$ cat flow/config.mk
export PLATFORM = sky130hd
export DESIGN_NAME = topmodule
export DESIGN_NICKNAME = topmodule
export VERILOG_FILES = /design/flow/design.v
export SDC_FILE = /design/flow/constraint.sdc
export NUM_CORES = 4
export LEC_CHECK = 0
export CAP_MARGIN = 20
export CORE_MARGIN = 2
export CORE_UTILIZATION = 68
export CTS_CLUSTER_SIZE = 36
export SLEW_MARGIN = 20
$ cat flow/constraint.sdc
create_clock -name core_clock -period 3.02 [get_ports {clk}]
set_input_delay 0.6040 -clock core_clock [delete_from_list [all_inputs] [get_ports {clk}]]
set_output_delay 0.6040 -clock core_clock [all_outputs]
set_load 0.01 [all_outputs]
$ cat flow/design.v
`timescale 1ns / 1ps
module ADD (
    input [31:0] a,
    input [31:0] b,
    output [32:0] sum
);
    assign sum = a + b;
endmodule
module SUB (
    input [31:0] a,
    input [31:0] b,
    output [32:0] diff
);
    assign diff = a - b;
endmodule
module AND (
    input [31:0] a,
    input [31:0] b,
    output [31:0] res
);
    assign res = a & b;
endmodule
module OR (
    input [31:0] a,
    input [31:0] b,
    output [31:0] res
);
    assign res = a | b;
endmodule
module XOR (
    input [31:0] a,
    input [31:0] b,
    output [31:0] res
);
    assign res = a ^ b;
endmodule
module NOT (
    input [31:0] a,
    output [31:0] res
);
    assign res = ~a;
endmodule
module SLA (
    input [31:0] a,
    input  b,
    output [31:0] res
);
    assign res = a << b;
endmodule
module SRA (
    input [31:0] a,
    input  b,
    output [31:0] res
);
    wire [31:0] y,resu;
    assign y = a;
    assign resu = y >> b;
    assign res = {a[31],resu[30:0]};
endmodule
module SRL (
    input [31:0] a,
    input  b,
    output [31:0] res
);
    assign res = a >> b;
endmodule
module ALU (
    input [31:0] a,
    input [31:0] b,
    input [3:0] opcode,
    input en,
    output reg [31:0] res
);
    wire [31:0] ano,oro,xoo,noo,slao,srao,srlo;
    wire [32:0] ado,suo;
    ADD func1(a,b,ado);
    SUB func2(a,b,suo);
    AND func3(a,b,ano);
    OR func4(a,b,oro);
    XOR func5(a,b,xoo);
    NOT func6(a,noo);
    SLA func7(a,b[0],slao);
    SRA func8(a,b[0],srao);
    SRL func9(a,b[0],srlo);
    always @(*) begin
        case(opcode)
            4'b0000: res = ado[31:0];
            4'b0001: res = suo[31:0];
            4'b0010: res = ano;
            4'b0011: res = oro;
            4'b0100: res = xoo;
            4'b0101: res = noo;
            4'b0110: res = slao;
            4'b0111: res = srao;
            4'b1000: res = srlo;
            4'b1001: res = a + 4;
            4'b1010: res = a - 4;
            4'b1011: res = a;
            default: res = 32'd0;
        endcase
    end
endmodule
module regBank (
    input clk,
    input reset,
    input [4:0] rd1,
    input [4:0] rd2,
    input [4:0] wr,
    input [31:0] data_in,
    input we,
    input re1,
    input re2,
    output [31:0] data_out1,
    output [31:0] data_out2,
    input [1:0] incdec
    );
    reg [31:0] regi [1:15];
    reg [31:0] sp;
    wire [31:0] temp = 32'd0;
    always @(posedge clk) begin
        if(we) begin
            if(wr != 5'd0 && wr < 5'd16) regi[wr] <= data_in;
        end
    end
    always @(posedge clk) begin
        if(reset) sp <= 32'd900;
        else if(incdec == 2'b01) begin
            sp <= sp + 32'd4;
        end
        else if(incdec == 2'b10) begin
            sp <= sp - 32'd4;
        end
        else if(we && wr == 5'd16) sp <= data_in;
    end
    function [31:0] rdreg(input [4:0] r);
        if(r == 5'd0 || r > 5'd16) rdreg = 32'd0;
        else if(r == 5'd16) rdreg = sp;
        else rdreg = regi[r[3:0]];
    endfunction
    assign data_out1 = re1 ? rdreg(rd1) : temp;
    assign data_out2 = re2 ? rdreg(rd2) : temp;
endmodule
module CheckReg (
    input clk,
    input re,
    input we,
    input [31:0] data_in,
    output [31:0] data_out
);
    reg [31:0] data;
    wire [31:0] temp = 32'd0;
    always @(posedge clk) begin
        if(we) data <= data_in;
    end
    assign data_out = re ? data : temp;
endmodule
module CheckRegR (
    input clk,
    input reset,
    input re,
    input we,
    input [31:0] data_in,
    output [31:0] data_out
);
    reg [31:0] data;
    wire [31:0] temp = 32'd0;
    always @(posedge clk) begin
        if(reset) data <= 32'd0;
        else if(we) data <= data_in;
    end
    assign data_out = re ? data : temp;
endmodule
module regdecoder (
    input [31:0] ir,
    output [4:0] rd1,
    output [4:0] rd2,
    output [4:0] wr
);
    assign rd1 = (ir[31:28] == 4'b0101 || ir[31:28] == 4'b0111)?5'b10000:ir[27:23];
    assign rd2 = (ir[31:28] == 4'b0110)?5'd16:(ir[31:28] == 4'b0101)?ir[27:23]:ir[22:18];
    assign wr = (ir[31:28] == 0) ? ir[17:13] : (ir[31:28] == 4'b0101)?ir[27:23]:ir[22:18];
endmodule
`timescale 1ns / 1ps
module signextend1 (
    input [13:0] imm1,
    input en,
    output [31:0] extout
);
    assign extout = imm1[13] ? {18'b111111111111111111,imm1} : {18'd0,imm1};
endmodule
module signextend2 (
    input [27:0] imm2,
    input en,
    output [31:0] extout
);
    assign extout = imm2[27] ? {{2'b11,imm2},{2'b00}} : {{2'd0,imm2},2'b00}; 
endmodule
module signextend3 (
    input [8:0] shamt,
    input en,
    output [31:0] extout
);
    assign extout = shamt[8] ? {23'b11111111111111111111111,shamt} : {23'd0,shamt};
endmodule
module signextend4 (
    input [18:0] shamt1,
    input en,
    output [31:0] extout
);
    assign extout = shamt1[18] ? {11'b11111111111,shamt1,2'd0} : {11'd0,shamt1,2'd0};
endmodule
module pcselect (
    input [31:0] lmdo,npco,
    input select,
    output [31:0] pco
);
    assign pco = (select == 1'b1) ? lmdo : npco;
endmodule
module Mux2_1 (
    input [31:0] in1,
    input [31:0] in2,
    input sel,
    output [31:0] out
);
    assign out = sel ? in2 : in1;
endmodule
module Mux4_1 (
    input [31:0] in1,
    input [31:0] in2,
    input [31:0] in3,
    input [31:0] in4,
    input [1:0] sel,
    output [31:0] out
);
    assign out = (sel == 2'b00) ? in1 : (sel == 2'b01) ? in2 : (sel == 2'b10) ? in3 : in4;
endmodule
`timescale 1ns / 1ps
module incr (
    input [31:0] in,
    output [31:0] out
);
    assign out = in + 4;
endmodule
module conditionb (
    input [31:0] val,
    input [2:0] cond,
    output flag
);
    assign flag = (cond == 3'b000) ? 1'b0 : (cond == 3'b001) ? (val[31] ) ? 1'b1 : 1'b0 : (cond == 3'b010) ? (val[31] == 0) ? 1'b1 : 1'b0 : (cond == 3'b011) ? (val == 0 ) ? 1'b1 : 1'b0 : 1'b1;
endmodule
`timescale 1ns / 1ps
module controlunit (
    input clk,
    input en,
    input reset,
    input [31:0] ir,
    output reg pcre,pcwe,npcre,npcwe,regbwe,regbre1,regbre2,sgen,alumux1sel,alumux2sel,aluoutre,aluoutwe,Are,Awe,Bre,Bwe,dmemwe,lmdre,lmdwe,reginmuxsel,irwe,
    output reg [1:0] immmuxsel,
    output reg [3:0] alusel,
    output reg [2:0] cond,
    output reg [1:0] incdec,
    output reg swap,select,
    output halted
);
    reg [3:0] mainstate;
    reg [3:0] substate;
    reg [31:0] irst;
    assign halted = (mainstate == 4'd12);
    always @(posedge clk) begin
        if(reset) begin
            mainstate <= 4'd0;
            substate <= 4'd0;
            {pcre,pcwe,npcre,npcwe,regbwe,regbre1,regbre2,sgen,alumux1sel,alumux2sel,aluoutre,aluoutwe,Are,Awe,Bre,Bwe,dmemwe,lmdre,lmdwe,reginmuxsel,irwe} <= 21'd0;
            immmuxsel <= 2'd0;
            alusel <= 4'd0;
            cond <= 3'd0;
            incdec <= 2'd0;
            swap <= 1'b0;
            select <= 1'b0;
        end
        else begin
        case (mainstate)
            4'd0: begin
                if(en) begin
                pcre <= 1;
                npcwe <= 1;
                irwe <= 1;
                mainstate <= 4'd1;
                end
            end 
            4'd1: begin
                pcre <= 1;
                npcwe <= 0;
                irwe <= 0;
                mainstate <= 4'd2;
                select <= 1'd0;
            end
            4'd2: begin
                irst <= ir;
                if(ir[31:28] == 4'b1000) mainstate <= 4'd4;
                else mainstate <= ir[31:28] + 3;
                pcre <= 0;
            end
            4'd3: begin
                case (substate)
                    4'd0: begin
                        regbwe <= 0;
                        regbre1 <= 1;
                        regbre2 <= 1;
                        substate <= 4'd1;
                        sgen <= 1'b1;
                        Awe <= 1;
                        Bwe <= 1;
                        immmuxsel <= 2'b10;
                    end 
                    4'd1: begin
                        regbre1 <= 0;
                        regbre2 <= 0;
                        substate <= 4'd2;
                        Awe <= 0;
                        Bwe <= 0;
                        Are <= 1;
                        Bre <= 1;
                        alumux1sel <= 0;
                        alumux2sel <= 0;
                        alusel <= irst[3:0];
                    end
                    4'd2: begin
                        substate <= 4'd3;
                        aluoutwe <= 1;
                    end
                    4'd3: begin
                        substate <= 4'd4;
                        aluoutwe <= 0;
                        aluoutre <= 1;
                        reginmuxsel <= 1;
                        cond <= 3'b000;
                        npcre <= 1;
                        pcwe <= 1;
                        regbwe <= 1;
                    end
                    4'd4: begin
                        substate <= 4'd0;
                        mainstate <= 4'd0;
                        aluoutre <= 0;
                        reginmuxsel <= 0;
                        cond <= 3'b000;
                        npcre <= 0;
                        pcwe <= 0;
                        regbwe <= 0;
                    end
                    default: 
                    substate <= 4'd0;
                endcase
            end
            4'd4: begin
                case (substate)
                    4'd0: begin
                        regbwe <= 0;
                        regbre1 <= 1;
                        regbre2 <= 0;
                        substate <= 4'd1;
                        sgen <= 1'b1;
                        Awe <= 1;
                        Bwe <= 0;
                        immmuxsel <= 2'b00;
                    end
                    4'd1: begin
                        regbre1 <= 0;
                        substate <= 4'd2;
                        Awe <= 0;
                        Are <= 1;
                        alumux1sel <= 0;
                        alumux2sel <= 1;
                        alusel <= irst[3:0];
                    end
                    4'd2: begin
                        substate <= 4'd3;
                        aluoutwe <= 1;
                    end
                    4'd3: begin
                        substate <= 4'd4;
                        aluoutwe <= 0;
                        aluoutre <= 1;
                        reginmuxsel <= 1;
                        cond <= 3'b000;
                        npcre <= 1;
                        pcwe <= 1;
                        regbwe <= 1;
                    end
                    4'd4: begin
                        substate <= 4'd0;
                        mainstate <= 4'd0;
                        aluoutre <= 0;
                        reginmuxsel <= 0;
                        cond <= 3'b000;
                        npcre <= 0;
                        pcwe <= 0;
                        regbwe <= 0;
                    end
                    default:
                    substate <= 4'd0;
                endcase
            end 
            4'd5 : begin
                case (substate)
                    4'd0: begin
                        regbwe <= 0;
                        regbre1 <= 1;
                        regbre2 <= 1;
                        substate <= 4'd1;
                        sgen <= 1'b1;
                        Awe <= 1;
                        Bwe <= 1;
                        immmuxsel <= 2'b00;
                    end
                    4'd1: begin
                        regbre1 <= 0;
                        regbre2 <= 0;
                        substate <= 4'd2;
                        Awe <= 0;
                        Are <= 1;
                        Bwe <= 0;
                        Bre <= 1;
                        alumux1sel <= 0;
                        alumux2sel <= 1;
                        alusel <= 4'd0;
                    end
                    4'd2: begin
                        substate <= 4'd3;
                        aluoutwe <= 1;
                    end
                    4'd3: begin
                        aluoutwe <= 0;
                        aluoutre <= 1;
                        cond <= 3'b000;
                        npcre <= 1;
                        pcwe <= 1;
                        if(irst[0]==0) begin
                            substate <= 4'd4;
                            lmdwe <= 1'b1;
                            lmdre <= 1'b1;
                            reginmuxsel <= 1'b0;
                        end
                        else begin
                            substate <= 4'd5;
                            dmemwe <= 1'b1;
                        end
                    end
                    4'd4: begin
                        lmdwe <= 1'b0;
                        regbwe <= 1'b1;
                        substate <= 4'd6;
                    end
                    4'd5: begin
                        dmemwe <= 1'b0;
                        regbwe <= 1'b0;
                        substate <= 4'd6;
                    end
                    4'd6: begin
                        substate <= 4'd0;
                        mainstate <= 4'd0;
                        aluoutre <= 0;
                        cond <= 3'b000;
                        npcre <= 0;
                        pcwe <= 0;
                        regbwe <= 0;
                    end
                    default:
                    substate <= 4'd0;
                endcase
            end
            4'd6 : begin
                case (substate)
                    4'd0: begin
                        sgen <= 1'b1;
                        regbwe <= 0;
                        immmuxsel <= 2'b01;
                        substate <= 4'd1;
                        npcre <= 1'b1;
                        alumux1sel <= 1'b1;
                        alumux2sel <= 1'b1;
                        alusel <= 4'd0;
                        aluoutwe <= 1'b1;
                    end 
                    4'd1: begin
                        substate <= 4'd2;
                        aluoutwe <= 0;
                        aluoutre <= 1'b1;
                        cond <= 3'b100;
                        pcwe <= 1'b1;
                        regbwe <= 1'b0;
                    end
                    4'd2: begin
                        substate <= 4'd0;
                        aluoutre <= 0;
                        cond <= 3'b000;
                        npcre <= 0;
                        pcwe <= 0;
                        regbwe <= 0;
                        mainstate <= 4'd0;
                    end
                    default: 
                    substate <= 4'd0;
                endcase
            end
            4'd7: begin
                case (substate)
                    4'd0: begin
                        regbwe <= 0;
                        regbre1 <= 1;
                        regbre2 <= 0;
                        substate <= 4'd1;
                        sgen <= 1'b1;
                        Awe <= 1;
                        Bwe <= 0;
                        immmuxsel <= 2'b11;
                    end
                    4'd1: begin
                        regbre1 <= 0;
                        substate <= 4'd2;
                        npcre <= 1'b1;
                        Awe <= 0;
                        Are <= 1;
                        alumux1sel <= 1;
                        alumux2sel <= 1;
                        alusel <= 4'd0;
                        aluoutwe <= 1'b1;
                        cond <= irst[2:0] + 1;
                    end
                    4'd2: begin
                        substate <= 4'd3;
                        aluoutwe <= 0;
                        aluoutre <= 1'b1;
                        pcwe <= 1'b1;
                        regbwe <= 1'b0;
                    end
                    4'd3: begin
                        substate <= 4'd0;
                        aluoutre <= 0;
                        cond <= 3'b000;
                        npcre <= 0;
                        pcwe <= 0;
                        regbwe <= 0;
                        mainstate <= 4'd0;
                    end
                    default: 
                    substate <= 4'd0;
                endcase
            end
            4'd8: begin
                case (substate)
                    4'd0: begin
                        regbwe <= 0;
                        regbre1 <= 0;
                        regbre2 <= 1;
                        Awe <= 0;
                        Bwe <= 1;
                        if(irst[0] == 1'b0) begin
                        incdec <= 2'b10;
                        substate <= 4'd1;
                        end
                        else begin
                        incdec <= 2'b01;
                        substate <= 4'd2;
                        end
                    end
                    4'd1: begin
                        regbre2 <= 0;
                        substate <= 4'd3;
                        Are <= 1;
                        aluoutwe <= 1'b0;
                        regbre1 <= 1'b1;
                        Awe <= 1'b1;
                        alumux1sel <= 1'b0;
                        alusel <= 4'b1001;
                        incdec <= 2'b00;
                        Bwe <= 1'b0;
                    end
                    4'd3: begin
                        regbre2 <= 0;
                        substate <= 4'd4;
                        Are <= 1;
                        aluoutwe <= 1'b1;
                        regbre1 <= 1'b0;
                        Awe <= 1'b0;
                    end
                    4'd4: begin
                        substate <= 4'd5;
                        aluoutre <= 1'b1;
                        Bre <= 1;
                        dmemwe <= 1'b1;
                        npcre <= 1'b1;
                        pcwe <= 1'b1;
                        cond <= 3'b000;
                    end
                    4'd5: begin
                        substate <= 4'd0;
                        mainstate <= 4'd0;
                        aluoutre <= 0;
                        dmemwe <= 1'b0;
                        npcre <= 0;
                        pcwe <= 0;
                        cond <= 3'b000;
                    end
                    4'd2: begin
                        regbre2 <= 0;
                        substate <= 4'd6;
                        Are <= 1;
                        aluoutwe <= 1'b0;
                        regbre1 <= 1'b1;
                        Awe <= 1'b1;
                        alumux1sel <= 1'b0;
                        alusel <= 4'b1011;
                        incdec <= 2'b00;
                    end
                    4'd6: begin
                        regbre2 <= 0;
                        substate <= 4'd7;
                        Are <= 1;
                        aluoutwe <= 1'b1;
                        regbre1 <= 1'b0;
                        Awe <= 1'b0;
                    end
                    4'd7: begin
                        substate <= 4'd8;
                        aluoutre <= 1'b1;
                        Bre <= 0;
                        npcre <= 1'b1;
                        pcwe <= 1'b1;
                        cond <= 3'b000;
                        lmdwe <= 1'b1;
                    end
                    4'd8: begin
                        substate <= 4'd9;
                        aluoutre <= 0;
                        npcre <= 0;
                        pcwe <= 0;
                        cond <= 3'b000;
                        lmdwe <= 1'b0;
                        lmdre <= 1'b1;
                        reginmuxsel <= 1'b0;
                        regbwe <= 1'b1;
                    end
                    4'd9: begin
                        substate <= 4'd0;
                        mainstate <= 4'd0;
                        lmdre <= 1'b0;
                        reginmuxsel <= 1'b0;
                        regbwe <= 1'b0;
                        cond <= 3'b000;
                        npcre <= 0;
                        pcwe <= 0;
                        Bwe <= 0;
                    end
                    default: 
                    substate <= 4'd0;
                endcase
            end
            4'd9: begin
                case (substate)
                    4'd0: begin
                        incdec <= 2'b00;
                        regbwe <= 0;
                        substate <= 4'd1;
                        sgen <= 1'b1;
                        npcre <= 1'b1;
                    end 
                    4'd1: begin
                        substate <= 4'd2;
                        regbre2 <= 1'b1;
                        Awe <= 1;
                        Bwe <= 1;
                        alumux1sel <= 1'b1;
                        alusel <= 4'b1011;
                        Are <= 1'b1;
                        Bre <= 1'b1;
                        incdec <= 2'b00;
                    end
                    4'd2: begin
                        substate <= 4'd3;
                        aluoutwe <= 1'b1;
                        aluoutre <= 1'b1;
                        regbre1 <= 1'b0;
                        Awe <= 1'b0;
                        Bwe <= 1'b0;
                    end
                    4'd3: begin
                        substate <= 4'd4;
                        aluoutwe <= 1'b0;
                        aluoutre <= 1'b1;
                        swap <= 1'b1;
                        dmemwe <= 1'b1;
                    end
                    4'd4: begin
                        substate <= 4'd5;
                        aluoutre <= 1;
                        dmemwe <= 1'b1;
                        swap <= 1'b1;
                        npcre <= 1'b1;
                        pcwe <= 1'b0;
                        cond <= 3'b000;
                    end
                    4'd5: begin
                        swap <= 0;
                        dmemwe <= 0;
                        substate <= 4'd6;
                        npcre <= 1'b1;
                        cond <= 3'b000;
                        sgen <= 1'b1;
                        immmuxsel <= 2'b01;
                        alumux1sel <= 1'b1;
                        alumux2sel <= 1'b1;
                        alusel <= 4'b0000;
                        aluoutwe <= 1'b1;
                        aluoutre <= 1'b1;
                        incdec <= 2'b10;
                    end
                    4'd6: begin
                        substate <= 4'd7;
                        aluoutwe <= 1'b0;
                        aluoutre <= 1'b1;
                        Awe <= 1'b0;
                        Bwe <= 1'b0;
                        cond <= 3'b100;
                        regbwe <= 1'b0;
                        pcwe <= 1'b1;
                        incdec <= 2'b00;
                    end
                    4'd7: begin
                        substate <= 4'd0;
                        aluoutre <= 0;
                        cond <= 3'b000;
                        npcre <= 0;
                        pcwe <= 0;
                        regbwe <= 0;
                        mainstate <= 4'd0;
                    end
                    default:
                    substate <= 4'd0; 
                endcase
            end
            4'd10: begin
                case (substate)
                    4'd0: begin
                        substate <= 4'd1;
                        regbre1 <= 1'b1;
                        Awe <= 1'b1;
                        Are <= 1'b1;
                        alumux1sel <= 1'b0;
                        alusel <= 4'b1001;
                        incdec <= 2'b00;
                    end
                    4'd1: begin
                        substate <= 4'd2;
                        aluoutwe <= 1'b1;
                        aluoutre <= 1'b1;
                        regbre1 <= 1'b0;
                        Awe <= 1'b0;
                        incdec <= 2'b01;
                    end
                    4'd2: begin
                        substate <= 4'd3;
                        aluoutwe <= 1'b0;
                        aluoutre <= 1'b1;
                        regbre2 <= 1'b0;
                        Bwe <= 1'b0;
                        Bre <= 1'b0;
                        incdec <= 2'b00;
                        lmdwe <= 1'b1;
                    end
                    4'd3: begin
                        substate <= 4'd4;
                        aluoutre <= 0;
                        lmdwe <= 1'b0;
                        lmdre <= 1'b1;
                        reginmuxsel <= 1'b0;
                        regbwe <= 1'b0;
                        select <= 1'b1;
                        cond <= 3'b000;
                        npcre <= 1'b1;
                        pcwe <= 1'b1;
                    end
                    4'd4: begin
                        substate <= 4'd0;
                        mainstate <= 4'd0;
                        lmdre <= 1'b0;
                        select <= 1'b0;
                        pcwe <= 0;
                    end
                    default: 
                    substate <= 4'd0;
                endcase
            end
            4'd12: begin
                mainstate <= mainstate;
            end
            4'd13: begin
                case (substate)
                    4'd0: begin
                        cond <= 3'b000;
                        npcre <= 1'b1;
                        pcwe <= 1'b1;
                        substate <= 4'd1;
                    end 
                    4'd1: begin
                        substate <= 0;
                        mainstate <= 0;
                        npcre <= 0;
                        pcwe <= 0;
                    end
                    default: 
                    substate <= 4'd0;
                endcase
            end
        endcase
    end
    end
endmodule
`timescale 1ns / 1ps
module topmodule (
    input clk,
    input en,reset,
    output [31:0] imem_addr,
    input  [31:0] imem_rdata,
    output [31:0] dmem_addr,
    output [31:0] dmem_wdata,
    output dmem_we,
    input  [31:0] dmem_rdata,
    output halted
);
    wire pcre,pcwe,npcre,npcwe,regbwe,regbre1,regbre2,sgen,alumux1sel,alumux2sel,aluoutre,aluoutwe,Are,Awe,Bre,Bwe,dmemwe,lmdre,lmdwe,reginmuxsel,irwe,swap,select;
    wire [1:0] immmuxsel,incdec;
    wire [3:0] alusel;
    wire [2:0] cond;
    wire [31:0] ir;
    controlunit cu(clk,en,reset,ir,pcre,pcwe,npcre,npcwe,regbwe,regbre1,regbre2,sgen,alumux1sel,alumux2sel,aluoutre,aluoutwe,Are,Awe,Bre,Bwe,dmemwe,lmdre,lmdwe,reginmuxsel,irwe,immmuxsel,alusel,cond,incdec,swap,select,halted);
    datapath dp(clk,reset,pcre,pcwe,npcre,npcwe,regbwe,regbre1,regbre2,sgen,alumux1sel,alumux2sel,aluoutre,aluoutwe,Are,Awe,Bre,Bwe,dmemwe,lmdre,lmdwe,reginmuxsel,irwe,immmuxsel,cond,alusel,ir,incdec,swap,select,
                imem_addr,imem_rdata,dmem_addr,dmem_wdata,dmem_we,dmem_rdata);
endmodule
`timescale 1ns / 1ps
module datapath (
    input clk,
    input reset,
    input pcre,pcwe,npcre,npcwe,regbwe,regbre1,regbre2,sgen,alumux1sel,alumux2sel,aluoutre,aluoutwe,Are,Awe,Bre,Bwe,dmemwe,lmdre,lmdwe,reginmuxsel,irwe,
    input [1:0] immmuxsel,
    input[2:0] cond,
    input [3:0] alusel,
    output [31:0] dpout,
    input [1:0] incdec,
    input swap,select,
    output [31:0] imem_addr,
    input  [31:0] imem_rdata,
    output [31:0] dmem_addr,
    output [31:0] dmem_wdata,
    output dmem_we,
    input  [31:0] dmem_rdata
);
    wire [4:0] rd1,rd2,wr;
    wire flag;
    wire [31:0] pcdatout,npcout,pcplus4,irout,inst,regbdata_out1,regbdata_out2,sg1out,sg2out,sg3out,sg4out,siexval,alumux1out,alumux2out,aluresult,aluoutout,Aout,Bout,dmemout,pcdatin,lmdout,regbdata_in,pcin;
    CheckRegR pc(clk,reset,pcre,pcwe,pcdatin,pcdatout);
    incr pcp4(pcdatout,pcplus4);
    CheckReg npc(clk,npcre,npcwe,pcplus4,npcout);
    assign imem_addr = pcdatout;
    assign inst = imem_rdata;
    assign dpout = inst;
    CheckReg ir(clk,1'b1,irwe,inst,irout);
    regdecoder rd(irout,rd1,rd2,wr);
    regBank regb(clk,reset,rd1,rd2,wr,regbdata_in,regbwe,regbre1,regbre2,regbdata_out1,regbdata_out2,incdec);
    CheckReg A(clk,Are,Awe,regbdata_out1,Aout);
    CheckReg B(clk,Bre,Bwe,regbdata_out2,Bout);
    signextend1 sg1(irout[17:4],sgen,sg1out);
    signextend2 sg2(irout[27:0],sgen,sg2out);
    signextend3 sg3(irout[12:4],sgen,sg3out);
    signextend4 sg4(irout[22:4],sgen,sg4out);
    Mux4_1 immmux(sg1out,sg2out,sg3out,sg4out,immmuxsel,siexval);
    Mux2_1 alumux1(Aout,npcout,alumux1sel,alumux1out);
    Mux2_1 alumux2(Bout,siexval,alumux2sel,alumux2out);
    ALU alu(alumux1out,alumux2out,alusel,1'b1,aluresult);
    CheckReg aluout(clk,aluoutre,aluoutwe,aluresult,aluoutout);
    assign dmem_addr = swap ? Bout : aluoutout;
    assign dmem_wdata = swap ? aluoutout : Bout;
    assign dmem_we = dmemwe;
    assign dmemout = dmem_rdata;
    CheckReg LMD(clk,lmdre,lmdwe,dmemout,lmdout);
    conditionb cdb(Aout,cond,flag);
    Mux2_1 pcmux(npcout,aluoutout,flag,pcin);
    pcselect selector(lmdout,pcin,select,pcdatin);
    Mux2_1 reginmux(lmdout,aluoutout,reginmuxsel,regbdata_in);
endmodule
$ cat flow/run.sh
#!/bin/bash
# the make line also repeats each setting of config.mk as NAME=value (left out here)
make -C /OpenROAD-flow-scripts/flow DESIGN_CONFIG=/design/flow/config.mk WORK_HOME=/design/flow/orfs CLKGATE_MAP_FILE= finish
==> results of run 1 <==
==> timing repair <==
item,CTS
gates cloned,5
pin swaps,89
setup endpoints to repair,148
buffers inserted,54
resized,288
==> metal layers <==
metal / track usage, % / GRT overflow
met5: 57.43 / 6
met4: 84.87 / 123
met3: 77.60 / 25
met2: 94.23 / 135
met1: 86.19 / 19
==> metrics by stage <==
step	hold slack [ns]	setup TNS [ns]	instance area, sq um	setup slack [ns]
3_5_place_dp	0.4511	-33.78	56380	-1.728
2_1_floorplan	0.4420	-18.96	47790	-1.366
4_1_cts	0.2831	-32.30	60400	-1.641
3_3_place_gp	0.4532	-30.63	56380	-1.623
==> flow_metrics.env, run 1 <==
# source this file to load flow results
export IMPL_die_width_um=268.1
export IMPL_die_area_sq_um=71870
export IMPL_ys_seq_share_pct=47.49
export IMPL_fa_ha_area_share_pct=3.593
export IMPL_overflow=308
export IMPL_std_cell_rows=96
export IMPL_cts_max_path_buffers=3
export IMPL_yosys_area_sq_um=47430
export IMPL_clock_sinks=787
export IMPL_edf_count=676
export IMPL_initCoreUtil_pct=68.91
export IMPL_fp_coreArea_sq_um=68830
export IMPL_area_leaders="edfxtp_1 43%, mux2i_1 6.6%, o21ai_0 5.7%, dfxtp_1 4.7%, o221ai_1 4.4%"
export IMPL_dp_hpwl_mm=134.8
export IMPL_cts_root_buffer="clkbuf_16"
export IMPL_outcome="aborted with a tool error"
export IMPL_top_cell="edfxtp_1"
export IMPL_simple_gate_area_share_pct=12.51
export IMPL_common_cells="676 x edfxtp_1, 541 x o21ai_0, 369 x nand2_1"
export IMPL_synth_seq_cells=787
export IMPL_placed_cells=6315
export IMPL_syn_instance_count=4789
export IMPL_syn_cell_area_sq_um=47430
export IMPL_cts_hold_buf=0
export IMPL_htree_levels=3
export IMPL_yosysTopAreaCell="edfxtp_1"
export IMPL_ys_cells=4789
export IMPL_port_buffers=164
export IMPL_synthMuxAreaShare_pct=6.635
export IMPL_fp_dieH_um=268.1
export IMPL_yosys_warnings=5
export IMPL_ys_flop_type="edfxtp_1"
export IMPL_ios=165
export IMPL_gp_congestion=1.070
export IMPL_async_reset_ff_share_pct=0
export IMPL_ys_types=102
export IMPL_synth_top_cell_area_share_pct=42.80
export IMPL_top_logic_kind="AND-OR/OR-AND gates"
export IMPL_xor_share_pct=2.216
export IMPL_ys_sh_aoi_pct=23.03
export IMPL_stop_error="[ERROR GRT-0232] Routing congestion too high. Check the congestion heatmap in the GUI."
export IMPL_grt_util_all_layers_pct=85.59
export IMPL_synth_nets=4991
export IMPL_avgSynthCellArea_sq_um=9.903
export IMPL_lastStage="5_1_grt"
export IMPL_cts_buffers=82
==> run 2: changes to the inputs <==
- ABC_AREA: default -> 1
- CORE_ASPECT_RATIO: default -> 1.99
- CORE_UTILIZATION: 68 -> 72
- CTS_CLUSTER_DIAMETER: default -> 376
- CTS_CLUSTER_SIZE: 36 -> 69
- PLACE_DENSITY_LB_ADDON: default -> 0.19
- clock period: 3.02 -> 2.59 ns (I/O delays scaled with it)
==> run 2 against run 1 <==
The run again fails in 5_1_grt. Synthesized cell count up 26%. Die size down 2.8%. Area after synthesis up 2.6%.
==> flow_metrics.env, run 2 <==
# source this file to load flow results
export IMPL_cts_max_path_buffers=3
export IMPL_common_cells="1123 x nand2_1, 771 x o21ai_0, 676 x edfxtp_1"
export IMPL_synth_nets=6221
export IMPL_grt_util_all_layers_pct=97.46
export IMPL_gp_congestion=1.329
export IMPL_fp_coreArea_sq_um=67060
export IMPL_port_buffers=164
export IMPL_yosys_warnings=5
export IMPL_yosysTopAreaCell="edfxtp_1"
export IMPL_cts_root_buffer="clkbuf_16"
export IMPL_ys_sh_aoi_pct=21.44
export IMPL_initCoreUtil_pct=72.59
export IMPL_fa_ha_area_share_pct=3.501
export IMPL_area_leaders="edfxtp_1 42%, nand2_1 8.7%, o21ai_0 7.9%, nor2_1 4.9%, dfxtp_1 4.6%"
export IMPL_dp_hpwl_mm=158.4
export IMPL_overflow=4471
export IMPL_clock_sinks=787
export IMPL_xor_share_pct=1.331
export IMPL_ys_flop_type="edfxtp_1"
export IMPL_top_logic_kind="AND-OR/OR-AND gates"
export IMPL_top_cell="nand2_1"
export IMPL_ys_types=71
export IMPL_die_width_um=188.3
export IMPL_synth_seq_cells=787
export IMPL_ios=165
export IMPL_place_ws_ns=-1.333
export IMPL_cts_buffers=15
export IMPL_htree_levels=1
export IMPL_ys_cells=6019
export IMPL_std_cell_rows=134
export IMPL_synthMuxAreaShare_pct=0
export IMPL_dpl_cell_area_sq_um=58380
export IMPL_outcome="aborted with a tool error"
export IMPL_lastStage="5_1_grt"
export IMPL_edf_count=676
export IMPL_fp_dieH_um=370.8
export IMPL_cts_hold_buf=0
export IMPL_yosys_area_sq_um=48680
export IMPL_syn_cell_area_sq_um=48680
export IMPL_simple_gate_area_share_pct=19.80
export IMPL_die_area_sq_um=69830
export IMPL_stop_error="[ERROR GRT-0116] Global routing finished with congestion. Check the congestion regions in the DRC Viewer."
export IMPL_synth_top_cell_area_share_pct=41.70
export IMPL_avgSynthCellArea_sq_um=8.088
export IMPL_syn_instance_count=6019
export IMPL_async_reset_ff_share_pct=0
export IMPL_ys_seq_share_pct=46.26
run 2: metal layers:
metal	track usage (%)	GRT overflow
met1	88.19	90
met2	120.2	3155
met3	79.56	124
met4	108.0	1091
met5	57.97	11
run 2: metrics by stage:
stage	power, mW	setup TNS (ns)	std cells
floorplan	35.38	-107.47	6019
global placement	54.37	-154.00	7629
detailed placement	55.80	-178.59	7629
CTS	66.41	-154.28	7838
run 2: timing repair:
item                                   in CTS
buffers inserted                          145
resized                                   863
endpoints found under the hold margin       0
pin swaps                                 214
setup endpoints to repair                 708
cloned                                     50
==> run 3: changes to the inputs <==
- ABC_AREA: 1 -> default
- CAP_MARGIN: 20 -> 25
- CELL_PAD_IN_SITES_DETAIL_PLACEMENT: default -> 1
- CELL_PAD_IN_SITES_GLOBAL_PLACEMENT: default -> 2
- CORE_ASPECT_RATIO: 1.99 -> 0.98
- CORE_MARGIN: 2 -> 5
- CORE_UTILIZATION: 72 -> 44
- CTS_CLUSTER_DIAMETER: 376 -> 104
- CTS_CLUSTER_SIZE: 69 -> default
- GPL_ROUTABILITY_DRIVEN: default -> 1
- GPL_TIMING_DRIVEN: default -> 0
- MIN_ROUTING_LAYER: default -> met1
- PLACE_DENSITY_LB_ADDON: 0.19 -> 0.08
- SETUP_SLACK_MARGIN: default -> 0.3
- SLEW_MARGIN: 20 -> 10
- TNS_END_PERCENT: default -> 80
- clock period: 2.59 -> 6.97 ns (I/O delays scaled with it)
==> run 3 against run 2 <==
Die size increased by 64%. Synthesized cell count decreased by 20%. The run now finishes clean. Area after synthesis shrank 2.6%.
==> flow_metrics.env, run 3 <==
# source this file to load flow results
export IMPL_outcome="complete, no violations"
export IMPL_fin_util_pct=51.59
export IMPL_ios=165
export IMPL_min_path_cells=2
export IMPL_crit_path_end="dp.B.data[9]"
export IMPL_rr_worst_depth=13
export IMPL_top_cell="edfxtp_1"
export IMPL_arrival_ns=6.86
export IMPL_nFillCells=11760
export IMPL_ant_nets=0
export IMPL_synth_seq_cells=787
export IMPL_p_clk_mw=4.95
export IMPL_tightest_slew_ns=1.239
export IMPL_finalCritPeriodShare_pct=92.29
export IMPL_slew_violations=0
export IMPL_criticalPathCategory="reg2reg"
export IMPL_r2r_start="dp.ir.data[29]"
export IMPL_fp_dieH_um=335.0
export IMPL_synthMuxAreaShare_pct=6.635
export IMPL_edf_count=676
export IMPL_ir_drop_mv=0.2670
export IMPL_fin_tns_setup_ns=0
export IMPL_p_clk_share_pct=24.4
export IMPL_worstSkewPairLatency_ns=0.72
export IMPL_overflow=0
export IMPL_dpl_cell_area_sq_um=52250
export IMPL_xor_share_pct=2.216
export IMPL_startpoint="dp.ir.data[29]"
export IMPL_worst_path_max_delay_cell="clkdlybuf4s15_1"
export IMPL_setup_viol=0
export IMPL_grt_util_all_layers_pct=40.78
export IMPL_clkTransAtPathRegs_ns=0.06
export IMPL_power_frac_comb_pct=45.0
export IMPL_ys_sh_aoi_pct=23.03
export IMPL_simple_gate_area_share_pct=12.51
export IMPL_drtPass1Iterations=9
export IMPL_std_cell_rows=119
export IMPL_ys_cells=4789
export IMPL_yosys_area_sq_um=47430
export IMPL_clock_sinks=787
export IMPL_r2r_end="dp.B.data[9]"
export IMPL_antennaDiodeCount=0
export IMPL_die_width_um=341.6
export IMPL_final_nets=5315
export IMPL_viasPerCell=6.982
export IMPL_min_from="dp.pc.data[0]"
export IMPL_rrSetupSlack_ns=0.54
export IMPL_syn_cell_area_sq_um=47430
export IMPL_power_leader="combinational cells"
export IMPL_max_cap_violations=0
export IMPL_startpoint_type="flop"
export IMPL_cts_hold_buf=0
export IMPL_initCoreUtil_pct=44.24
export IMPL_drc=0
export IMPL_grt_setup_unrepaired="true"
export IMPL_clock_fmax_mhz=155.5
export IMPL_switching_share_pct=44.53
export IMPL_cts_max_path_buffers=3
export IMPL_leakage_nw=18.17
export IMPL_common_cells="676 x edfxtp_1, 541 x o21ai_0, 369 x nand2_1"
export IMPL_htree_levels=3
export IMPL_warnings=63
export IMPL_fp_coreArea_sq_um=107200
export IMPL_placed_cells=6407
export IMPL_critPathTopFamily="buffers and inverters"
export IMPL_finalWirelength_mm=241.9
export IMPL_hp_class="reg2reg"
export IMPL_pwr_share_seq_pct=30.6
export IMPL_grt_max_degree=48
export IMPL_via_count=45930
export IMPL_cp_cell_sequence="clkbuf_1 -> o21ai_1 -> a22oi_2 -> clkbuf_1 -> clkbuf_1 -> buf_1 -> inv_1 -> nor4_2 -> ha_1 -> buf_1 -> clkdlybuf4s15_1 -> mux2i_1 -> nor2_1"
export IMPL_area_growth_pct=16.62
export IMPL_synth_nets=4991
export IMPL_end_kind="flop"
export IMPL_path_depth=13
export IMPL_cts_buffers=93
export IMPL_async_reset_ff_share_pct=0
export IMPL_pg_seq_mw=6.21
export IMPL_max_stage_delay_ns=0.81
export IMPL_avgSynthCellArea_sq_um=9.903
export IMPL_syn_instance_count=4789
export IMPL_dp_hpwl_mm=184.0
export IMPL_path_max_fanout=10
export IMPL_fin_crit_ns=6.433
export IMPL_hold_violations=0
export IMPL_die_area_sq_um=114500
export IMPL_pg_comb_mw=9.12
export IMPL_fin_cells=6579
export IMPL_antenna_found_initial=7
export IMPL_cts_root_buffer="clkbuf_16"
export IMPL_fin_skew_ns=0.07462
export IMPL_cp_required_ns=7.40
export IMPL_path_buffers=7
export IMPL_design_area_sq_um=55310
export IMPL_min_to="dp.pc.data[0]"
export IMPL_port_buffers=163
export IMPL_intPower_mw=11.25
export IMPL_yosys_warnings=5
export IMPL_ys_seq_share_pct=47.49
export IMPL_fa_ha_area_share_pct=3.593
export IMPL_ys_types=102
export IMPL_wire_per_inst_um=36.77
export IMPL_top_logic_kind="AND-OR/OR-AND gates"
export IMPL_area_leaders="edfxtp_1 43%, mux2i_1 6.6%, o21ai_0 5.7%, dfxtp_1 4.7%, o221ai_1 4.4%"
export IMPL_cts_tree="yes"
export IMPL_grt_pass1_vias=45800
export IMPL_power_switching_mw=9.029
export IMPL_grt_pass1_wl_mm=337.5
export IMPL_ys_flop_type="edfxtp_1"
export IMPL_drt_iter0_drc=5712
export IMPL_gp_congestion=1.038
export IMPL_power_density_nw_per_um2=366.6
export IMPL_max_slew_margin_rel_pct=17.42
export IMPL_synth_top_cell_area_share_pct=42.80
export IMPL_cpMostUsedCell="clkbuf_1"
export IMPL_yosysTopAreaCell="edfxtp_1"
==> run 3: layout make-up <==
cell class | count | area (sq um) | share of cell area (%)
Buffer | 424 | 1724 | 3.117
Multi-Input combinational cell | 3462 | 23010 | 41.60
Clock buffer | 120 | 2490 | 4.502
Inverter | 116 | 435.4 | 0.7873
Clock inverter | 50 | 529.3 | 0.9569
Timing Repair Buffer | 229 | 2853 | 5.158
Sequential cell | 787 | 22530 | 40.74
Tap cell | 1391 | 1740 | 3.147
==> run 3: repair_timing <==
action,in CTS,in global routing
setup buffers,0,0
endpoints found under the setup margin,2,20
pin swaps,0,0
resized,1,5
hold endpoints to repair,0,0
==> run 3: metrics by stage <==
stage	worst slack, ns	hold WS [ns]	power (mW)
floorplan	2.128	0.4420	11.19
global placement	-0.2210	0.4640	14.75
detailed placement	0.3392	0.4734	14.89
CTS	0.4611	0.4815	19.86
global route	0.2904	0.5196	20.85
finish	0.5374	0.4878	20.28
==> run 3: per-layer routing <==
layer / wire, um / vias to the layer above / GRT usage [%]
met5: 11 / - / 0
met4: 21140 / 2 / 27.73
met3: 24400 / 828 / 9.092
met2: 106800 / 2964 / 64.31
met1: 89540 / 23010 / 50.15
li1: - / 19130 / -
==> run 4: changes to the inputs <==
- CAP_MARGIN: 25 -> 20
- CELL_PAD_IN_SITES_DETAIL_PLACEMENT: 1 -> default
- CELL_PAD_IN_SITES_GLOBAL_PLACEMENT: 2 -> default
- CORE_ASPECT_RATIO: 0.98 -> default
- CORE_MARGIN: 5 -> 2
- CORE_UTILIZATION: 44 -> 61
- CTS_CLUSTER_DIAMETER: 104 -> default
- GPL_ROUTABILITY_DRIVEN: 1 -> default
- GPL_TIMING_DRIVEN: 0 -> default
- MIN_ROUTING_LAYER: met1 -> default
- PLACE_DENSITY: default -> 0.6
- PLACE_DENSITY_LB_ADDON: 0.08 -> default
- SETUP_SLACK_MARGIN: 0.3 -> default
- SLEW_MARGIN: 10 -> 20
- TNS_END_PERCENT: 80 -> default
- clock period: 6.97 -> 3.76 ns (I/O delays scaled with it)
==> run 4 against run 3 <==
The layout now fails its checks (negative setup slack). Clock skew fell by 0.0088 ns. Worst setup slack got worse by 1.5 ns. First-iteration DRC count rose by 18%. Non-clock buffer count rose by 153. Combinational power rose by 98%. Maximum frequency rose by 38%. Area after synthesis did not move. Synthesized cell count did not move. Worst hold slack got worse by 0.019 ns. Final cell count fell by 3.2%. Sequential power rose by 84%. Final area rose by 4.7%. Highest routed layer unchanged.
==> flow_metrics.env, run 4 <==
# source this file to load flow results
export IMPL_outcome="complete, but fails checks"
export IMPL_so_faults="negative setup slack"
export IMPL_startpoint="cu.immmuxsel[2]"
export IMPL_startpoint_type="flop"
export IMPL_nFillCells=5422
export IMPL_path_buffers=1
export IMPL_max_stage_delay_ns=0.60
export IMPL_min_from="cu.aluoutwe"
export IMPL_intPower_mw=23.26
export IMPL_arrival_ns=5.07
export IMPL_criticalPathCategory="reg2reg"
export IMPL_initCoreUtil_pct=61.42
export IMPL_r2r_start="cu.immmuxsel[2]"
export IMPL_synth_seq_cells=787
export IMPL_crit_path_end="dp.aluout.data[25]"
export IMPL_power_switching_mw=15.06
export IMPL_max_cap_violations=0
export IMPL_path_depth=19
export IMPL_fp_dieH_um=282.8
export IMPL_critPathTopFamily="simple AND/OR/NAND/NOR gates"
export IMPL_via_count=44940
export IMPL_fa_ha_area_share_pct=3.593
export IMPL_antenna_found_initial=11
export IMPL_grt_pass1_wl_mm=264.2
export IMPL_slew_violations=0
export IMPL_worstSkewPairLatency_ns=0.70
export IMPL_xor_share_pct=2.216
export IMPL_pg_comb_mw=18.1
export IMPL_synth_top_cell_area_share_pct=42.80
export IMPL_async_reset_ff_share_pct=0
export IMPL_edf_count=676
export IMPL_viasPerCell=7.054
export IMPL_htree_levels=3
export IMPL_cp_required_ns=4.15
export IMPL_drc=0
export IMPL_power_leader="combinational cells"
export IMPL_synthMuxAreaShare_pct=6.635
export IMPL_clock_sinks=787
export IMPL_ys_flop_type="edfxtp_1"
export IMPL_met3_usage_pct=9.699
export IMPL_dpl_cell_area_sq_um=54460
export IMPL_final_nets=5459
export IMPL_tightest_slew_ns=1.188
export IMPL_yosysTopAreaCell="edfxtp_1"
export IMPL_p_clk_share_pct=23.0
export IMPL_worst_path_max_delay_cell="or4_4"
export IMPL_hold_violations=0
export IMPL_finalCritPeriodShare_pct=124.4
export IMPL_gp_congestion=1.025
export IMPL_common_cells="676 x edfxtp_1, 541 x o21ai_0, 369 x nand2_1"
export IMPL_warnings=73
export IMPL_grt_pass1_vias=41940
export IMPL_fin_crit_ns=4.677
export IMPL_ys_cells=4789
export IMPL_area_growth_pct=22.13
export IMPL_fin_skew_ns=0.06583
export IMPL_r2r_end="dp.aluout.data[25]"
export IMPL_fp_coreArea_sq_um=77210
export IMPL_overflow=0
export IMPL_avgSynthCellArea_sq_um=9.903
export IMPL_clkTransAtPathRegs_ns=0.06
export IMPL_cts_max_path_buffers=3
export IMPL_place_ws_ns=-0.9652
export IMPL_area_leaders="edfxtp_1 43%, mux2i_1 6.6%, o21ai_0 5.7%, dfxtp_1 4.7%, o221ai_1 4.4%"
export IMPL_switching_share_pct=39.29
export IMPL_syn_cell_area_sq_um=47430
export IMPL_final_setup_worst_slack_ns=-0.9171
export IMPL_leakage_nw=20.39
export IMPL_power_frac_comb_pct=47.3
export IMPL_ys_types=102
export IMPL_syn_instance_count=4789
export IMPL_min_path_cells=2
export IMPL_simple_gate_area_share_pct=12.51
export IMPL_drt_iter0_drc=6751
export IMPL_dp_hpwl_mm=124.4
export IMPL_grt_util_all_layers_pct=44.29
export IMPL_clock_fmax_mhz=213.8
export IMPL_ys_seq_share_pct=47.49
export IMPL_ios=165
export IMPL_cp_cell_sequence="buf_6 -> or3b_1 -> a21oi_1 -> a221o_1 -> nor4_4 -> nand4_1 -> or4_4 -> o21ai_2 -> xnor2_1 -> ha_1 -> and3_4 -> and3_4 -> a32o_2 -> o21bai_2 -> nor3b_4 -> o21bai_1 -> a21oi_1 -> xnor2_1 -> a221o_1"
export IMPL_cts_root_buffer="clkbuf_16"
export IMPL_yosys_area_sq_um=47430
export IMPL_grt_setup_unrepaired="true"
export IMPL_grt_max_degree=129
export IMPL_hp_class="reg2reg"
export IMPL_yosys_warnings=5
export IMPL_pg_seq_mw=11.4
export IMPL_gr_usage_met1_pct=59.06
export IMPL_met2_usage_pct=68.21
export IMPL_drtPass1Iterations=7
export IMPL_std_cell_rows=102
export IMPL_pwr_share_seq_pct=29.7
export IMPL_synth_nets=4991
export IMPL_ys_sh_aoi_pct=23.03
export IMPL_ant_nets=0
export IMPL_end_kind="flop"
export IMPL_power_density_nw_per_um2=661.6
export IMPL_grt_busiest_layer="met2"
export IMPL_die_area_sq_um=80000
export IMPL_top_logic_kind="AND-OR/OR-AND gates"
export IMPL_min_to="cu.aluoutwe"
export IMPL_rrSetupSlack_ns=-0.92
export IMPL_p_clk_mw=8.81
export IMPL_port_buffers=164
export IMPL_ir_drop_mv=0.5681
export IMPL_path_max_fanout=6
export IMPL_die_width_um=282.8
export IMPL_cts_tree="yes"
export IMPL_cts_buffers=84
export IMPL_rr_worst_depth=19
export IMPL_top_cell="edfxtp_1"
export IMPL_wire_per_inst_um=28.43
export IMPL_finalWirelength_mm=181.1
export IMPL_max_slew_margin_rel_pct=20.62
export IMPL_design_area_sq_um=57920
export IMPL_setup_viol=23
==> run 4: through the flow <==
stage / power (mW) / setup TNS, ns / hold slack [ns] / utilization [%] / cells
2_1_floorplan: 21.15 / -3.990 / 0.4420 / - / 4789
3_3_place_gp: 27.96 / -12.66 / 0.4519 / 70.54 / 6188
3_5_place_dp: 28.18 / -13.79 / 0.4526 / 70.54 / 6188
4_1_cts: 37.41 / -11.93 / 0.4641 / 74.75 / 6362
5_1_grt: 39.66 / -15.69 / 0.4895 / 75.01 / 6367
6_report: 38.32 / -12.42 / 0.4685 / 75.02 / 6370
==> run 4: timing repair <==
| item | in CTS | in global routing |
|---|---|---|
| setup endpoints to repair | 24 | 33 |
| pin swaps | 41 | 28 |
| gates cloned | 0 | 0 |
| buffers inserted | 20 | 5 |
| hold buffers | 0 | 0 |
| gates resized | 44 | 35 |
==> run 4: area by class of cell <==
cell class / instances / area (sq um) / share of cell area, %
well taps: 1040 / 1301 / 2.247
clock buffers: 107 / 2311 / 3.990
clock inverters: 48 / 646.9 / 1.117
repair buffers: 806 / 7189 / 12.41
multi-input cells: 3462 / 23470 / 40.52
flip-flops and latches: 787 / 22550 / 38.94
diodes: 4 / 10.01 / 0.01728
inverters: 116 / 436.7 / 0.7539
==> run 4: metal layers <==
metal,vias up,wire (um)
li1,19390,-
met1,21470,66660
met2,3425,80180
met3,646,23650
met4,6,10570
met5,-,40
==> run 5: changes to the inputs <==
- CAP_MARGIN: 20 -> 35
- CELL_PAD_IN_SITES_DETAIL_PLACEMENT: default -> 1
- CORE_ASPECT_RATIO: default -> 1.27
- CORE_MARGIN: 2 -> 5
- CORE_UTILIZATION: 61 -> 44
- CTS_CLUSTER_DIAMETER: default -> 104
- GPL_ROUTABILITY_DRIVEN: default -> 0
- GPL_TIMING_DRIVEN: default -> 0
- PLACE_DENSITY: 0.6 -> default
- PLACE_DENSITY_LB_ADDON: default -> 0.08
- SETUP_SLACK_MARGIN: default -> 0.3
- SLEW_MARGIN: 20 -> 10
- TNS_END_PERCENT: default -> 80
- clock period: 3.76 -> 6.97 ns (I/O delays scaled with it)
==> run 5 against run 4 <==
Now clean on timing, DRC and antenna. Final cell count grew 4.4%. Clock-buffer cell count rose by 3. Worst setup slack gained 1.3 ns. Critical endpoint is now dp.aluout.data[31]. Highest routed layer unchanged. Worst hold slack gained 0.024 ns. Sequential share of layout area increased by 1.9 points. Via count increased by 4.4%. Final area fell by 4.7%.
==> flow_metrics.env, run 5 <==
# source this file to load flow results
export IMPL_grt_pass1_wl_mm=332.1
export IMPL_outcome="complete, no violations"
export IMPL_power_leader="combinational cells"
export IMPL_synth_top_cell_area_share_pct=42.80
export IMPL_clock_fmax_mhz=153.0
export IMPL_cts_setup_buffers=0
export IMPL_die_width_um=301.3
export IMPL_worstSkewPairLatency_ns=0.76
export IMPL_cp_cell_sequence="buf_2 -> clkbuf_1 -> o22ai_1 -> inv_1 -> ha_1 -> nand4_1 -> or4_4 -> o21ai_0 -> xnor2_1 -> ha_1 -> and3_1 -> nand3_1 -> a211oi_1 -> o21bai_1 -> and3b_1 -> o31ai_1 -> a21oi_1 -> o31ai_1"
export IMPL_r2r_end="dp.aluout.data[31]"
export IMPL_arrival_ns=7.01
export IMPL_drtPass1Iterations=6
export IMPL_hp_class="reg2reg"
export IMPL_cts_hold_buf=0
export IMPL_dp_hpwl_mm=179.9
export IMPL_grt_max_degree=35
export IMPL_startpoint="cu.alumux2sel"
export IMPL_ant_nets=0
export IMPL_slew_violations=0
export IMPL_drc=0
export IMPL_startpoint_type="flop"
export IMPL_common_cells="676 x edfxtp_1, 541 x o21ai_0, 369 x nand2_1"
export IMPL_ios=165
export IMPL_cts_root_buffer="clkbuf_16"
export IMPL_max_slew_margin_rel_pct=17.95
export IMPL_cts_max_path_buffers=3
export IMPL_area_growth_pct=16.38
export IMPL_simple_gate_area_share_pct=12.51
export IMPL_synth_seq_cells=787
export IMPL_intPower_mw=11.15
export IMPL_warnings=64
export IMPL_r2r_start="cu.alumux2sel"
export IMPL_clkTransAtPathRegs_ns=0.07
export IMPL_top_logic_kind="AND-OR/OR-AND gates"
export IMPL_ys_types=102
export IMPL_pg_seq_mw=6.21
export IMPL_power_frac_comb_pct=45.3
export IMPL_syn_instance_count=4789
export IMPL_yosys_warnings=5
export IMPL_ir_drop_mv=0.2401
export IMPL_fp_coreArea_sq_um=106900
export IMPL_grt_util_all_layers_pct=39.82
export IMPL_area_leaders="edfxtp_1 43%, mux2i_1 6.6%, o21ai_0 5.7%, dfxtp_1 4.7%, o221ai_1 4.4%"
export IMPL_path_buffers=3
export IMPL_htree_levels=3
export IMPL_power_switching_mw=9.004
export IMPL_grt_pass1_vias=47830
export IMPL_setup_viol=0
export IMPL_clock_sinks=787
export IMPL_initCoreUtil_pct=44.36
export IMPL_edf_count=676
export IMPL_avgSynthCellArea_sq_um=9.903
export IMPL_wire_per_inst_um=35.62
export IMPL_finalWirelength_mm=236.8
export IMPL_synthMuxAreaShare_pct=6.635
export IMPL_cts_buffers=88
export IMPL_nFillCells=11850
export IMPL_top_cell="edfxtp_1"
export IMPL_async_reset_ff_share_pct=0
export IMPL_grt_setup_unrepaired="true"
export IMPL_fin_crit_ns=6.538
export IMPL_fin_skew_ns=0.04001
export IMPL_worst_path_max_delay_cell="or4_4"
export IMPL_min_to="cu.cond[0]"
export IMPL_rr_worst_depth=18
export IMPL_ys_seq_share_pct=47.49
export IMPL_syn_cell_area_sq_um=47430
export IMPL_path_depth=18
export IMPL_final_nets=5331
export IMPL_p_clk_share_pct=23.8
export IMPL_max_cap_violations=0
export IMPL_yosys_area_sq_um=47430
export IMPL_die_area_sq_um=114500
export IMPL_placed_cells=6456
export IMPL_total_power_mw=20.16
export IMPL_std_cell_rows=135
export IMPL_synth_nets=4991
export IMPL_yosysTopAreaCell="edfxtp_1"
export IMPL_hold_violations=0
export IMPL_min_path_cells=2
export IMPL_min_from="cu.cond[0]"
export IMPL_cts_tree="yes"
export IMPL_max_stage_delay_ns=0.72
export IMPL_ys_cells=4789
export IMPL_drt_iter0_drc=6026
export IMPL_tightest_slew_ns=1.231
export IMPL_fp_dieH_um=380.0
export IMPL_end_kind="flop"
export IMPL_critPathTopFamily="AND-OR/OR-AND gates"
export IMPL_ys_flop_type="edfxtp_1"
export IMPL_crit_path_end="dp.aluout.data[31]"
export IMPL_ys_sh_aoi_pct=23.03
export IMPL_design_area_sq_um=55200
export IMPL_port_buffers=163
export IMPL_switching_share_pct=44.68
export IMPL_p_clk_mw=4.80
export IMPL_cp_required_ns=7.44
export IMPL_pg_comb_mw=9.14
export IMPL_power_density_nw_per_um2=365.2
export IMPL_fa_ha_area_share_pct=3.593
export IMPL_viasPerCell=7.056
export IMPL_antenna_found_initial=18
export IMPL_overflow=0
export IMPL_xor_share_pct=2.216
export IMPL_finalCritPeriodShare_pct=93.80
export IMPL_criticalPathCategory="reg2reg"
export IMPL_rrSetupSlack_ns=0.43
export IMPL_fin_cells=6648
export IMPL_pwr_share_seq_pct=30.8
export IMPL_via_count=46910
export IMPL_dpl_cell_area_sq_um=52050
export IMPL_leakage_nw=18.15
export IMPL_path_max_fanout=10
[run 5: per-stage QoR]
stage	hold WS [ns]	worst slack [ns]	util (%)	setup TNS [ns]
after floorplan	0.4420	2.128	-	0
final	0.4925	0.4320	51.62	0
after global routing	0.5117	0.2984	51.60	0
after detailed placement	0.4793	0.01082	48.68	0
after global placement	0.4685	-0.4086	47.57	-1.079
after CTS	0.4890	0.2534	51.36	0
[run 5: repair_timing]
item                                    4_1_cts  5_1_grt
resized                                       2        5
endpoints found under the hold margin         0        0
endpoints found under the setup margin        7       13
pin swaps                                     0        0
gates cloned                                  0        0
[run 5: metal layers]
metal / track usage (%) / up-vias / part of all wire (%)
met5: 0 / - / 0.023
met4: 34.90 / 8 / 11
met3: 11.90 / 1338 / 10
met2: 65.15 / 3505 / 46
met1: 41.31 / 22890 / 32
li1: - / 19170 / -
[run 5: area by class of cell]
type,instances,area (sq um),share of cell area [%]
flip-flops and latches,787,22530,40.82
multi-input cells,3462,22990,41.66
well taps,1438,1799,3.260
clock buffers,110,2326,4.214
diodes,10,25.02,0.04534
repair buffers,250,2831,5.130
plain buffers,424,1720,3.117
inverters,116,435.4,0.7889
clock inverters,51,534.3,0.9679
==> run 6: changes to the inputs <==
- CAP_MARGIN: 35 -> 20
- CELL_PAD_IN_SITES_DETAIL_PLACEMENT: 1 -> default
- CORE_ASPECT_RATIO: 1.27 -> default
- CORE_MARGIN: 5 -> 2
- CORE_UTILIZATION: 44 -> 66
- CTS_CLUSTER_DIAMETER: 104 -> default
- GPL_ROUTABILITY_DRIVEN: 0 -> default
- GPL_TIMING_DRIVEN: 0 -> default
- MAX_ROUTING_LAYER: default -> met4
- PLACE_DENSITY_LB_ADDON: 0.08 -> default
- SETUP_SLACK_MARGIN: 0.3 -> 0.61
- SLEW_MARGIN: 10 -> 20
- TNS_END_PERCENT: 80 -> 5
- clock period: 6.97 -> 3.47 ns (I/O delays scaled with it)
==> run 6 against run 5 <==
The flow now stops in 5_1_grt. Die size shrank 35%. Synthesized cell count unchanged. Area after synthesis unchanged.
==> flow_metrics.env, run 6 <==
# source this file to load flow results
export IMPL_edf_count=676
export IMPL_ys_types=102
export IMPL_dp_hpwl_mm=132.9
export IMPL_cts_buffers=84
export IMPL_ios=165
export IMPL_grt_util_all_layers_pct=81.31
export IMPL_die_area_sq_um=74020
export IMPL_synth_nets=4991
export IMPL_xor_share_pct=2.216
export IMPL_ys_sh_aoi_pct=23.03
export IMPL_port_buffers=164
export IMPL_gp_congestion=1.056
export IMPL_die_width_um=272.1
export IMPL_outcome="aborted with a tool error"
export IMPL_cts_max_path_buffers=3
export IMPL_clock_sinks=787
export IMPL_initCoreUtil_pct=66.46
export IMPL_std_cell_rows=98
export IMPL_ys_cells=4789
export IMPL_syn_instance_count=4789
export IMPL_avgSynthCellArea_sq_um=9.903
export IMPL_htree_levels=3
export IMPL_yosysTopAreaCell="edfxtp_1"
export IMPL_ys_seq_share_pct=47.49
export IMPL_ys_flop_type="edfxtp_1"
export IMPL_overflow=102
export IMPL_common_cells="676 x edfxtp_1, 541 x o21ai_0, 369 x nand2_1"
export IMPL_top_cell="edfxtp_1"
export IMPL_simple_gate_area_share_pct=12.51
export IMPL_fp_coreArea_sq_um=71360
export IMPL_cts_root_buffer="clkbuf_16"
export IMPL_synth_top_cell_area_share_pct=42.80
export IMPL_fa_ha_area_share_pct=3.593
export IMPL_yosys_area_sq_um=47430
export IMPL_syn_cell_area_sq_um=47430
export IMPL_yosys_warnings=5
export IMPL_synthMuxAreaShare_pct=6.635
export IMPL_synth_seq_cells=787
export IMPL_fp_dieH_um=272.1
export IMPL_dpl_cell_area_sq_um=55290
export IMPL_top_logic_kind="AND-OR/OR-AND gates"
export IMPL_async_reset_ff_share_pct=0
export IMPL_lastStage="5_1_grt"
export IMPL_stop_error="[ERROR GRT-0232] Routing congestion too high. Check the congestion heatmap in the GUI."
export IMPL_area_leaders="edfxtp_1 43%, mux2i_1 6.6%, o21ai_0 5.7%, dfxtp_1 4.7%, o221ai_1 4.4%"
## run 6: metal layers
layer / GRT usage, % / overflow
met1: 82.61 / 4
met2: 91.76 / 39
met3: 69.81 / 10
met4: 74.51 / 49
met5: - / -
## run 6: what timing repair did
| action | CTS |
|---|---|
| resized | 487 |
| pin swaps | 155 |
| hold buffers | 0 |
| endpoints found under the setup margin | 725 |
| gates cloned | 12 |
| buffers inserted | 39 |
## run 6: metrics by stage
step	util [%]	setup TNS, ns	worst slack (ns)	hold WS [ns]	std cells
after floorplan	-	-8.515	-0.9165	0.4420	4789
after global placement	77.48	-20.77	-1.239	0.4647	6215
after detailed placement	77.48	-21.05	-1.273	0.4760	6215
after CTS	84.44	-20.28	-1.248	0.4652	6417
==> run 7: changes to the inputs <==
- SETUP_SLACK_MARGIN: 0.61 -> 1.04
- TNS_END_PERCENT: 5 -> default
- clock period: 3.47 -> 5.15 ns (I/O delays scaled with it)
==> run 7 against run 6 <==
Now clean on timing, DRC and antenna. Area after synthesis is the same. Synthesized cell count unchanged. Die size unchanged.
==> flow_metrics.env, run 7 <==
# source this file to load flow results
export IMPL_clock_sinks=787
export IMPL_yosys_area_sq_um=47430
export IMPL_synth_seq_cells=787
export IMPL_fin_tns_setup_ns=0
export IMPL_edf_count=676
export IMPL_common_cells="676 x edfxtp_1, 541 x o21ai_0, 369 x nand2_1"
export IMPL_drt_iter0_drc=7495
export IMPL_ys_types=102
export IMPL_worst_path_max_delay_cell="or4_4"
export IMPL_clkTransAtPathRegs_ns=0.06
export IMPL_path_buffers=2
export IMPL_die_width_um=272.1
export IMPL_power_switching_mw=10.63
export IMPL_pwr_share_seq_pct=31.6
export IMPL_hp_class="reg2reg"
export IMPL_finalCritPeriodShare_pct=95.48
export IMPL_simple_gate_area_share_pct=12.51
export IMPL_r2r_start="cu.immmuxsel[2]"
export IMPL_p_clk_share_pct=22.8
export IMPL_ys_seq_share_pct=47.49
export IMPL_power_leader="combinational cells"
export IMPL_synthMuxAreaShare_pct=6.635
export IMPL_warnings=82
export IMPL_startpoint_type="flop"
export IMPL_crit_path_end="dp.aluout.data[25]"
export IMPL_cts_buffers=81
export IMPL_async_reset_ff_share_pct=0
export IMPL_drtPass1Iterations=12
export IMPL_power_density_nw_per_um2=485.4
export IMPL_top_logic_kind="AND-OR/OR-AND gates"
export IMPL_min_path_cells=2
export IMPL_ys_flop_type="edfxtp_1"
export IMPL_fp_coreArea_sq_um=71360
export IMPL_ys_sh_aoi_pct=23.03
export IMPL_grt_util_all_layers_pct=46.94
export IMPL_pg_seq_mw=8.33
export IMPL_fp_dieH_um=272.1
export IMPL_cts_tree="yes"
export IMPL_power_frac_comb_pct=45.6
export IMPL_fin_skew_ns=0.05970
export IMPL_via_count=43920
export IMPL_slew_violations=0
export IMPL_ant_nets=0
export IMPL_avgSynthCellArea_sq_um=9.903
export IMPL_cp_required_ns=5.54
export IMPL_viasPerCell=7.443
export IMPL_area_leaders="edfxtp_1 43%, mux2i_1 6.6%, o21ai_0 5.7%, dfxtp_1 4.7%, o221ai_1 4.4%"
export IMPL_yosys_warnings=5
export IMPL_design_area_sq_um=54320
export IMPL_path_depth=20
export IMPL_cp_cell_sequence="buf_6 -> buf_6 -> or3b_1 -> a21oi_1 -> a221o_1 -> nor4_4 -> nand4_1 -> or4_4 -> o21ai_2 -> xnor2_1 -> ha_1 -> and3_4 -> and3_4 -> a32o_2 -> o21bai_4 -> nor3b_4 -> o21bai_1 -> a21oi_2 -> xnor2_2 -> a221o_1"
export IMPL_wire_per_inst_um=29.52
export IMPL_worstSkewPairLatency_ns=0.68
export IMPL_place_ws_ns=0.09179
export IMPL_switching_share_pct=40.32
export IMPL_end_kind="flop"
export IMPL_final_nets=5081
export IMPL_yosysTopAreaCell="edfxtp_1"
export IMPL_gp_congestion=1.047
export IMPL_ir_drop_mv=0.4282
export IMPL_hold_violations=0
export IMPL_grt_pass1_wl_mm=254.3
export IMPL_intPower_mw=15.74
export IMPL_max_cap_violations=0
export IMPL_cts_max_path_buffers=3
export IMPL_grt_pass1_vias=40500
export IMPL_min_from="dp.pc.data[1]"
export IMPL_cts_hold_buf=0
export IMPL_dpl_cell_area_sq_um=50730
export IMPL_drc=0
export IMPL_r2r_end="dp.aluout.data[25]"
export IMPL_clock_fmax_mhz=203.4
export IMPL_ios=165
export IMPL_area_growth_pct=14.54
export IMPL_setup_viol=0
export IMPL_criticalPathCategory="reg2reg"
export IMPL_top_cell="edfxtp_1"
export IMPL_fin_crit_ns=4.917
export IMPL_synth_nets=4991
export IMPL_xor_share_pct=2.216
export IMPL_leakage_nw=18.33
export IMPL_min_to="dp.pc.data[1]"
export IMPL_grt_setup_unrepaired="true"
export IMPL_std_cell_rows=98
export IMPL_grt_max_degree=150
export IMPL_critPathTopFamily="simple AND/OR/NAND/NOR gates"
export IMPL_syn_instance_count=4789
export IMPL_tightest_slew_ns=1.159
export IMPL_outcome="complete, no violations"
export IMPL_max_slew_margin_rel_pct=22.75
export IMPL_fa_ha_area_share_pct=3.593
export IMPL_startpoint="cu.immmuxsel[2]"
export IMPL_rrSetupSlack_ns=0.23
export IMPL_die_area_sq_um=74020
export IMPL_synth_top_cell_area_share_pct=42.80
export IMPL_p_clk_mw=6.02
export IMPL_port_buffers=164
export IMPL_path_max_fanout=4
export IMPL_arrival_ns=5.31
export IMPL_htree_levels=3
export IMPL_initCoreUtil_pct=66.46
export IMPL_antenna_found_initial=5
export IMPL_cts_root_buffer="clkbuf_16"
export IMPL_max_stage_delay_ns=0.62
export IMPL_final_setup_worst_slack_ns=0.2329
export IMPL_overflow=0
export IMPL_finalWirelength_mm=174.2
export IMPL_pg_comb_mw=12.0
export IMPL_ys_cells=4789
export IMPL_rr_worst_depth=20
export IMPL_dp_hpwl_mm=115.8
export IMPL_syn_cell_area_sq_um=47430
==> run 7: through the flow <==
stage / hold slack (ns) / power (mW) / instances / utilization, %
finish: 0.4787 / 26.37 / 5901 / 76.12
CTS: 0.4786 / 25.30 / 5869 / 75.53
global placement: 0.4629 / 18.61 / 5688 / 71.09
detailed placement: 0.4687 / 18.71 / 5688 / 71.09
global route: 0.4949 / 27.20 / 5900 / 76.12
floorplan: 0.4420 / 15.27 / 4789 / -
==> run 7: layer usage <==
metal	GRT usage (%)	routed length [um]	part of all wire (%)
met1	61.13	62750	36
met2	70.64	77410	44
met3	10.43	24650	14
met4	21.11	9384	5.4
met5	-	0	0
==> run 7: final cells by class <==
cell class | instances | area, sq um
Antenna cell | 6 | 15.01
Tap cell | 950 | 1189
Timing Repair Buffer | 430 | 3900
Clock inverter | 40 | 494.2
Fill cell | 4830 | 17040
Sequential cell | 787 | 22550
Clock buffer | 109 | 2202
Multi-Input combinational cell | 3463 | 23540
Inverter | 116 | 436.7
==> run 7: repair_timing <==
item	CTS	global route
cloned	0	1
gates resized	53	38
setup buffers	32	25
endpoints found under the hold margin	0	0
setup endpoints to repair	23	39
pin swaps	23	34
Power is estimated from default activity; no workload was simulated.
